==> flow/design.v (excerpt) <==
module bicubic(clk, rst, act, in, out_0, out_1, out_2, out_3);
	input clk,rst,act;
	input [7:0] in;
  wire oooooooooooooooo;
	wire [7:0] in_0,in_1,in_2,in_3;   
	output [7:0] out_0, out_1, out_2, out_3;
	wire [1:0] ooooooooooo;
	wire[14:0] x_weight_sum_0;
	wire[14:0] x_weight_sum_1;
	wire[14:0] x_weight_sum_2;
	wire[14:0] x_weight_sum_3;
	wire[7:0] y_weight_sum_0;	
	wire[7:0] y_weight_sum_1;
	wire[7:0] y_weight_sum_2;
	wire[7:0] y_weight_sum_3;
	 input_array A(.clk(clk), .rst(rst), .act(act), .in(in),
					.out_0(in_3), .out_1(in_2), .out_2(in_1), .out_3(in_0));
	reg[14:0] array0_0 [3:0];
	reg[14:0] array0_1 [3:0];
	reg[14:0] array1_0 [3:0];
	reg[14:0] array1_1 [3:0];
	reg[14:0] array2_0 [3:0];
	reg[14:0] array2_1 [3:0];
	reg[14:0] array3_0 [3:0];
	reg[14:0] array3_1 [3:0];
	reg[1:0] mux_sel;
	reg switch;
	wire[14:0] dm0_0_0, dm0_1_0, dm0_2_0, dm0_3_0, 				
					  dm0_0_1, dm0_1_1, dm0_2_1, dm0_3_1,
 					 dm1_0_0, dm1_1_0, dm1_2_0, dm1_3_0, 
					 dm1_0_1, dm1_1_1, dm1_2_1, dm1_3_1,
 					 dm2_0_0, dm2_1_0, dm2_2_0, dm2_3_0, 
					 dm2_0_1, dm2_1_1, dm2_2_1, dm2_3_1,
 					 dm3_0_0, dm3_1_0, dm3_2_0, dm3_3_0, 
					 dm3_0_1, dm3_1_1, dm3_2_1, dm3_3_1;
  wire[14:0]  array0_0_0, array0_1_0, array0_2_0, array0_3_0, 					
					  array0_0_1, array0_1_1, array0_2_1, array0_3_1,
 					 array1_0_0, array1_1_0, array1_2_0, array1_3_0, 
					 array1_0_1, array1_1_1, array1_2_1, array1_3_1,
 					 array2_0_0, array2_1_0, array2_2_0, array2_3_0, 
					 array2_0_1, array2_1_1, array2_2_1, array2_3_1,
 					 array3_0_0, array3_1_0, array3_2_0, array3_3_0, 
					 array3_0_1, array3_1_1, array3_2_1, array3_3_1;
	wire[14:0]  y_in0_0,y_in0_1,y_in0_2,y_in0_3,				
					  y_in1_0,y_in1_1,y_in1_2,y_in1_3,
					  y_in2_0,y_in2_1,y_in2_2,y_in2_3,
					  y_in3_0,y_in3_1,y_in3_2,y_in3_3;
	assign array0_0_0= array0_0[0];		
	assign array0_1_0= array0_0[1];		
	assign array0_2_0= array0_0[2];		
	assign array0_3_0= array0_0[3];		
	assign array1_0_0= array1_0[0];		
	assign array1_1_0= array1_0[1];		
	assign array1_2_0= array1_0[2];		
	assign array1_3_0= array1_0[3];		
	assign array2_0_0= array2_0[0];		
	assign array2_1_0= array2_0[1];		
	assign array2_2_0= array2_0[2];		
  ...
For scale: ~5300 cells after synthesis.
clock: 11.9 ns
lec_check: 0
abc_area: 1
cap_margin: 20
cell_pad_in_sites_detail_placement: 1
cell_pad_in_sites_global_placement: 2
core_aspect_ratio: 0.72
core_margin: 2
core_utilization: 55
cts_cluster_size: 80
gpl_timing_driven: 0
max_routing_layer: met4
setup_slack_margin: 3.26
slew_margin: 20
tns_end_percent: 15
run.sh (not shown) runs the stock make flow with config.mk's settings and CLKGATE_MAP_FILE=.
Rerun with:
ABC_AREA = default   (was 1)
CELL_PAD_IN_SITES_DETAIL_PLACEMENT = default   (was 1)
CELL_PAD_IN_SITES_GLOBAL_PLACEMENT = default   (was 2)
CORE_ASPECT_RATIO = default   (was 0.72)
CORE_UTILIZATION = 59   (was 55)
CTS_CLUSTER_SIZE = default   (was 80)
GPL_TIMING_DRIVEN = default   (was 0)
MAX_ROUTING_LAYER = default   (was met4)
SETUP_SLACK_MARGIN = default   (was 3.26)
TNS_END_PERCENT = default   (was 15)
clock period = 7.29 ns   (was 11.9 ns; I/O delays follow)
The changed run completed without violations; sequential share of layout area is higher by 1.8 points; routed wire length is lower by 38%; worst setup slack got worse by 3000 ps.
Rerun with:
CAP_MARGIN = 10   (was 20)
GPL_ROUTABILITY_DRIVEN = 0   (was default)
clock period = 10.0 ns   (was 7.29 ns; I/O delays follow)
Outcome:
- final cell count is lower by 0.42%
- register-to-register slack is better by 2200 ps
- critical path depth climbs by 5
- worst hold slack stays flat
- non-clock buffer count is lower by 19
- worst setup slack gets better by 2300 ps
Rerun with:
ABC_AREA = 1   (was default)
CAP_MARGIN = 20   (was 10)
CORE_UTILIZATION = 72   (was 59)
CTS_CLUSTER_DIAMETER = 395   (was default)
GPL_ROUTABILITY_DRIVEN = default   (was 0)
clock period = 2.58 ns   (was 10.0 ns; I/O delays follow)
The changed run failed in clock tree synthesis (4_1_cts).
Synthesized cell count goes up by about 20%.
Die area goes down by about 14%.
Synthesized area goes up by about 4%.
Rerun with:
CTS_CLUSTER_SIZE = 10   (was default)
PLACE_DENSITY = 0.41   (was default)
SETUP_SLACK_MARGIN = 0.75   (was default)
TNS_END_PERCENT = 5   (was default)
After rerunning: The new run stopped in clock tree synthesis (4_1_cts). Synthesized area is unchanged. Die size stays the same. Synthesized cell count stays the same.

* * *

bicubic again, from the RTL that the note above started with.
Settings: LEC_CHECK=0, ABC_AREA=1, CAP_MARGIN=10, CORE_MARGIN=2, CORE_UTILIZATION=72, CTS_CLUSTER_SIZE=74, PLACE_DENSITY=0.64, SETUP_SLACK_MARGIN=-0.42, SLEW_MARGIN=20; clock period 4.26 ns.
The first run ended with an error in global routing (5_1_grt), error GRT-0232.
Edit:
--- a/flow/config.mk
+++ b/flow/config.mk
@@ -8,2 +8 @@
-export ABC_AREA = 1
-export CAP_MARGIN = 10
+export CAP_MARGIN = 20
@@ -11,4 +10 @@
-export CORE_UTILIZATION = 72
-export CTS_CLUSTER_SIZE = 74
-export PLACE_DENSITY = 0.64
-export SETUP_SLACK_MARGIN = -0.42
+export CORE_UTILIZATION = 40
==> flow/constraint.sdc (replaced) <==
create_clock -name core_clock -period 10.0 [get_ports {clk}]
set_input_delay 2.0000 -clock core_clock [delete_from_list [all_inputs] [get_ports {clk}]]
set_output_delay 2.0000 -clock core_clock [all_outputs]
set_load 0.01 [all_outputs]
Outcome:
- Now the flow completed without violations
- synthesized cell count came out lower by 17%
- die size increases by 71%
- synthesized area falls by 4.1%
